==> indigo <==
## ConvEngine
module ConvEngine (
    input         clk,
    input         rst,
    input  [31:0] DMAport,        
    input         acc_enable,     
    input         acc_clear,      
    output [31:0] result          
);
export LEC_CHECK = 0
export CAP_MARGIN = 15
export CELL_PAD_IN_SITES_DETAIL_PLACEMENT = 1
export CORE_ASPECT_RATIO = 0.74
export CORE_MARGIN = 9
export CORE_UTILIZATION = 42
export CTS_CLUSTER_SIZE = 90
export GPL_ROUTABILITY_DRIVEN = 0
export GPL_TIMING_DRIVEN = 1
export HOLD_SLACK_MARGIN = 0.2
export SETUP_SLACK_MARGIN = 0.65
export SLEW_MARGIN = 20
export TNS_END_PERCENT = 70
create_clock -name core_clock -period 10.0 [get_ports {clk}]
run.sh (not shown) runs the stock make flow with config.mk's settings and CLKGATE_MAP_FILE=.
==> garnet (differences from indigo) <==
==> flow/config.mk (replaced) <==
export PLATFORM = sky130hd
export DESIGN_NAME = ConvEngine
export DESIGN_NICKNAME = ConvEngine
export VERILOG_FILES = /design/flow/design.v
export SDC_FILE = /design/flow/constraint.sdc
export NUM_CORES = 4
export LEC_CHECK = 0
export ABC_AREA = 0
export CAP_MARGIN = 25
export CORE_MARGIN = 2
export CORE_UTILIZATION = 65
export CTS_CLUSTER_DIAMETER = 367
export CTS_CLUSTER_SIZE = 100
export PLACE_DENSITY = 0.36
export SLEW_MARGIN = 20
export TNS_END_PERCENT = 25
==> zinc (differences from indigo) <==
==> flow/config.mk (replaced) <==
export PLATFORM = sky130hd
export DESIGN_NAME = ConvEngine
export DESIGN_NICKNAME = ConvEngine
export VERILOG_FILES = /design/flow/design.v
export SDC_FILE = /design/flow/constraint.sdc
export NUM_CORES = 4
export LEC_CHECK = 0
export CAP_MARGIN = 20
export CORE_MARGIN = 2
export CORE_UTILIZATION = 72
export CTS_CLUSTER_SIZE = 96
export SLEW_MARGIN = 20
export TNS_END_PERCENT = 10
==> flow/constraint.sdc (replaced) <==
create_clock -name core_clock -period 6.68 [get_ports {clk}]
set_input_delay 1.3360 -clock core_clock [delete_from_list [all_inputs] [get_ports {clk}]]
set_output_delay 1.3360 -clock core_clock [all_outputs]
set_load 0.01 [all_outputs]
==> delta (differences from indigo) <==
==> flow/config.mk (replaced) <==
export PLATFORM = sky130hd
export DESIGN_NAME = ConvEngine
export DESIGN_NICKNAME = ConvEngine
export VERILOG_FILES = /design/flow/design.v
export SDC_FILE = /design/flow/constraint.sdc
export NUM_CORES = 4
export LEC_CHECK = 0
export ABC_AREA = 1
export CAP_MARGIN = 35
export CELL_PAD_IN_SITES_DETAIL_PLACEMENT = 2
export CELL_PAD_IN_SITES_GLOBAL_PLACEMENT = 3
export CORE_MARGIN = 8
export CORE_UTILIZATION = 72
export CTS_CLUSTER_DIAMETER = 204
export GPL_ROUTABILITY_DRIVEN = 0
export GPL_TIMING_DRIVEN = 1
export MIN_ROUTING_LAYER = met2
export PLACE_DENSITY_LB_ADDON = 0.26
export SETUP_SLACK_MARGIN = 2.63
export SLEW_MARGIN = 20
export TNS_END_PERCENT = 75
==> summary of the runs <==
indigo completed with no timing, DRC or antenna violations. zinc finished but failed the layout checks on negative setup slack. delta did not get past 3_1_place_gp_skip_io. garnet finished with timing, DRC and antenna clean.
Critical path depth, highest first: zinc, garnet, indigo.
Of indigo and garnet, indigo has the higher worst setup slack (gap 0.60 ns).
First-iteration DRC count, highest first: zinc, garnet, indigo.
==> figures <==
                                                                         indigo                      zinc                      delta      garnet
Outcome                                                 timing/DRC/antenna clean  finished with violations  aborted with a tool error  timing/DRC/antenna clean
Failing step                                                                   -                         -       3_1_place_gp_skip_io           -
Reasons for failing layout checks                                              -      negative setup slack                          -           -
Share of final layout cell area taken by clock buffers and inverters       1.53%                     1.52%                          -       1.68%
Path length in cells of the critical path                                     24                        27                          -          25
RSZ-0062 raised after global routing                                         yes                       yes                          -          no
Routed wirelength normalized by instance count                           21.1 um                   22.2 um                          -     20.7 um
Cell area after synthesis                                             35700 um^2                35700 um^2                 36600 um^2  35700 um^2
Core footprint                                                        83800 um^2                49000 um^2                 50200 um^2  54100 um^2
IO Port Bufs                                                                  63                        63                          -          63

==> job 3837: inputs <==
Starting RTL as in the previous note.
export LEC_CHECK = 0
export CAP_MARGIN = 20
export CORE_MARGIN = 2
export CORE_UTILIZATION = 72
export CTS_CLUSTER_DIAMETER = 131
export PLACE_DENSITY_LB_ADDON = 0.0
export SETUP_SLACK_MARGIN = 1.2
export SLEW_MARGIN = 20
create_clock -name core_clock -period 8.98 [get_ports {clk}]
==> job 4886 (differences from job 3837) <==
==> flow/config.mk (replaced) <==
export PLATFORM = sky130hd
export DESIGN_NAME = ConvEngine
export DESIGN_NICKNAME = ConvEngine
export VERILOG_FILES = /design/flow/design.v
export SDC_FILE = /design/flow/constraint.sdc
export NUM_CORES = 4
export LEC_CHECK = 0
export ABC_AREA = 1
export CAP_MARGIN = 20
export CORE_MARGIN = 2
export CORE_UTILIZATION = 62
export SLEW_MARGIN = 20
==> flow/constraint.sdc (replaced) <==
create_clock -name core_clock -period 10.9 [get_ports {clk}]
set_input_delay 2.1800 -clock core_clock [delete_from_list [all_inputs] [get_ports {clk}]]
set_output_delay 2.1800 -clock core_clock [all_outputs]
set_load 0.01 [all_outputs]
==> qor summary <==
                                                         job 4886        job 3837
Simple-gate share of the synthesized area                   0.109          0.0995
Crit share post-route                                       0.816           0.964
Outcome                                  timing/DRC/antenna clean  timing/DRC/antenna clean
Detailed Routing Iterations Pass 1                              5               6
Hold Path End                                     reg5.dataout[7]  accumulator[3]
Post-synthesis to final-layout area growth                  4.53%           10.4%
Final-layout worst hold slack                            0.545 ns        0.570 ns
Buffers, non-clock                                             76             196
Tapcell count                                                 773             664
Via count of the first global-routing pass                  25600           26300
Number of distinct library cells after synthesis               40              57
Die area                                               0.0611 mm2      0.0514 mm2
Setup slack, reg-to-reg                                   2.00 ns         0.32 ns
Hpwl dp                                                  76800 um        74400 um
Depth of the most critical reg-to-reg path                     25              24
Achievable frequency                                    0.112 GHz       0.115 GHz
Sequential share of cell area                               0.115           0.114

==> inputs of 12-05 <==
==> flow/design.v <==
module MUX(input [31:0] DMAport, output reg [24:0] out0, out1, out2, out3, out4, out5);
	always @ (*) begin
		out0 = 25'b0;
		out1 = 25'b0;
		out2 = 25'b0;
		out3 = 25'b0;
		out4 = 25'b0;
		out5 = 25'b0;
		case(DMAport[2:0])
			3'b000: out0 = DMAport[31:7];
			3'b001: out1 = DMAport[31:7];
			3'b010: out2 = DMAport[31:7];
			3'b011: out3 = DMAport[31:7];
			3'b100: out4 = DMAport[31:7];
			3'b101: out5 = DMAport[31:7];
			default:;
		endcase
	end
endmodule
module Register(input clk, input rst, input enable, input [23:0] datain, output reg [23:0] dataout);
	always @ (posedge clk or posedge rst) begin
		if (rst)
			dataout <= 24'b0;
		else if(enable)
			dataout <= datain;
	end
endmodule
module Wallace_BaughWooley (
    input  signed [7:0] a,
    input  signed [7:0] b,
    output signed [15:0] prod
);
    assign prod = a * b;
endmodule
module ConvEngine (
    input         clk,
    input         rst,
    input  [31:0] DMAport,        
    input         acc_enable,     
    input         acc_clear,      
    output [31:0] result          
);
    wire [24:0] mux_out0, mux_out1, mux_out2, mux_out3, mux_out4, mux_out5;
    MUX demux (
        .DMAport(DMAport),
        .out0(mux_out0),
        .out1(mux_out1),
        .out2(mux_out2),
        .out3(mux_out3),
        .out4(mux_out4),
        .out5(mux_out5)
    );
    wire [23:0] reg_data [5:0];
    Register reg0 (
        .clk(clk),
        .rst(rst),
        .enable(mux_out0[0]),
        .datain(mux_out0[24:1]),
        .dataout(reg_data[0])
    );
    Register reg1 (
        .clk(clk),
        .rst(rst),
        .enable(mux_out1[0]),
        .datain(mux_out1[24:1]),
        .dataout(reg_data[1])
    );
    Register reg2 (
        .clk(clk),
        .rst(rst),
        .enable(mux_out2[0]),
        .datain(mux_out2[24:1]),
        .dataout(reg_data[2])
    );
    Register reg3 (
        .clk(clk),
        .rst(rst),
        .enable(mux_out3[0]),
        .datain(mux_out3[24:1]),
        .dataout(reg_data[3])
    );
    Register reg4 (
        .clk(clk),
        .rst(rst),
        .enable(mux_out4[0]),
        .datain(mux_out4[24:1]),
        .dataout(reg_data[4])
    );
    Register reg5 (
        .clk(clk),
        .rst(rst),
        .enable(mux_out5[0]),
        .datain(mux_out5[24:1]),
        .dataout(reg_data[5])
    );
    wire signed [7:0] pixel [8:0];
    wire signed [7:0] kernel [8:0];
    assign pixel[0] = reg_data[0][23:16];
    assign pixel[1] = reg_data[0][15:8];
    assign pixel[2] = reg_data[0][7:0];
    assign pixel[3] = reg_data[1][23:16];
    assign pixel[4] = reg_data[1][15:8];
    assign pixel[5] = reg_data[1][7:0];
    assign pixel[6] = reg_data[2][23:16];
    assign pixel[7] = reg_data[2][15:8];
    assign pixel[8] = reg_data[2][7:0];
    assign kernel[0] = reg_data[3][23:16];
    assign kernel[1] = reg_data[3][15:8];
    assign kernel[2] = reg_data[3][7:0];
    assign kernel[3] = reg_data[4][23:16];
    assign kernel[4] = reg_data[4][15:8];
    assign kernel[5] = reg_data[4][7:0];
    assign kernel[6] = reg_data[5][23:16];
    assign kernel[7] = reg_data[5][15:8];
    assign kernel[8] = reg_data[5][7:0];
    wire signed [15:0] prod [8:0];
    Wallace_BaughWooley mult0 (.a(pixel[0]), .b(kernel[0]), .prod(prod[0]));
    Wallace_BaughWooley mult1 (.a(pixel[1]), .b(kernel[1]), .prod(prod[1]));
    Wallace_BaughWooley mult2 (.a(pixel[2]), .b(kernel[2]), .prod(prod[2]));
    Wallace_BaughWooley mult3 (.a(pixel[3]), .b(kernel[3]), .prod(prod[3]));
    Wallace_BaughWooley mult4 (.a(pixel[4]), .b(kernel[4]), .prod(prod[4]));
    Wallace_BaughWooley mult5 (.a(pixel[5]), .b(kernel[5]), .prod(prod[5]));
    Wallace_BaughWooley mult6 (.a(pixel[6]), .b(kernel[6]), .prod(prod[6]));
    Wallace_BaughWooley mult7 (.a(pixel[7]), .b(kernel[7]), .prod(prod[7]));
    Wallace_BaughWooley mult8 (.a(pixel[8]), .b(kernel[8]), .prod(prod[8]));
    wire signed [31:0] prod_ext [8:0];
    assign prod_ext[0] = {{16{prod[0][15]}}, prod[0]};
    assign prod_ext[1] = {{16{prod[1][15]}}, prod[1]};
    assign prod_ext[2] = {{16{prod[2][15]}}, prod[2]};
    assign prod_ext[3] = {{16{prod[3][15]}}, prod[3]};
    assign prod_ext[4] = {{16{prod[4][15]}}, prod[4]};
    assign prod_ext[5] = {{16{prod[5][15]}}, prod[5]};
    assign prod_ext[6] = {{16{prod[6][15]}}, prod[6]};
    assign prod_ext[7] = {{16{prod[7][15]}}, prod[7]};
    assign prod_ext[8] = {{16{prod[8][15]}}, prod[8]};
    wire signed [31:0] sum_products;
    assign sum_products = prod_ext[0] + prod_ext[1] + prod_ext[2] +
                          prod_ext[3] + prod_ext[4] + prod_ext[5] +
                          prod_ext[6] + prod_ext[7] + prod_ext[8];
    reg signed [31:0] accumulator;
    always @(posedge clk or posedge rst) begin
        if (rst) begin
            accumulator <= 32'b0;
        end else if (acc_clear) begin
            accumulator <= 32'b0;
        end else if (acc_enable) begin
            accumulator <= accumulator + sum_products;
        end
    end
    assign result = accumulator;
endmodule
==> flow/run.sh <==
#!/bin/bash
# the make line also repeats each setting of config.mk as NAME=value (left out here)
make -C /OpenROAD-flow-scripts/flow DESIGN_CONFIG=/design/flow/config.mk WORK_HOME=/design/flow/orfs CLKGATE_MAP_FILE= finish
==> flow/config.mk <==
export PLATFORM = sky130hd
export DESIGN_NAME = ConvEngine
export DESIGN_NICKNAME = ConvEngine
export VERILOG_FILES = /design/flow/design.v
export SDC_FILE = /design/flow/constraint.sdc
export NUM_CORES = 4
export LEC_CHECK = 0
export ABC_AREA = 1
export CAP_MARGIN = 20
export CORE_ASPECT_RATIO = 0.88
export CORE_MARGIN = 2
export CORE_UTILIZATION = 72
export CTS_CLUSTER_DIAMETER = 232
export MAX_ROUTING_LAYER = met4
export PLACE_DENSITY_LB_ADDON = 0.05
export SETUP_SLACK_MARGIN = 1.76
export SLEW_MARGIN = 20
==> flow/constraint.sdc <==
create_clock -name core_clock -period 5.95 [get_ports {clk}]
set_input_delay 1.1900 -clock core_clock [delete_from_list [all_inputs] [get_ports {clk}]]
set_output_delay 1.1900 -clock core_clock [all_outputs]
set_load 0.01 [all_outputs]
==> 11-02 (differences from 12-05) <==
Settings changed: ABC_AREA 1 to unset, CORE_ASPECT_RATIO 0.88 to unset, CTS_CLUSTER_DIAMETER 232 to unset, CTS_CLUSTER_SIZE set to 38, PLACE_DENSITY_LB_ADDON 0.05 to unset, SETUP_SLACK_MARGIN 1.76 to unset.
==> flow/constraint.sdc (replaced) <==
create_clock -name core_clock -period 6.42 [get_ports {clk}]
set_input_delay 1.2840 -clock core_clock [delete_from_list [all_inputs] [get_ports {clk}]]
set_output_delay 1.2840 -clock core_clock [all_outputs]
set_load 0.01 [all_outputs]
==> results <==
- 12-05 completed and failed the layout checks on setup timing. 11-02 finished but fails on setup timing.
- In 12-05 the cell count is larger than in 11-02, by 17%.
- Of 12-05 and 11-02, 12-05 has the higher fmax (gap 10%, measured against 11-02).
- Of 12-05 and 11-02, 12-05 has the higher non-clock buffer count (gap 97).
- Against 11-02, the first-iteration DRC count of 12-05 is larger by about 40%.
==> figures <==
metric                                                                                             11-02            12-05
Run status                                                                               failed layout checks  failed layout checks
Violated checks                                                                             setup timing     setup timing
Post-layout instance count excluding filler cells                                                   4461             5227
Library cells used by synthesis                                                                       57               40
Number of nets in the synthesized netlist                                                           4522             5302
Grt met2 use                                                                                       65.0%            64.7%
Clock distribution area overhead in the final layout                                               1.43%            1.25%
Clock transition at the register clock pins on the worst setup and hold paths after CTS          0.08 ns          0.07 ns
Chip area                                                                                     51400 um^2       52700 um^2
Tool warnings                                                                                         42               40
Number of placed cells counting well taps                                                           4378             5103
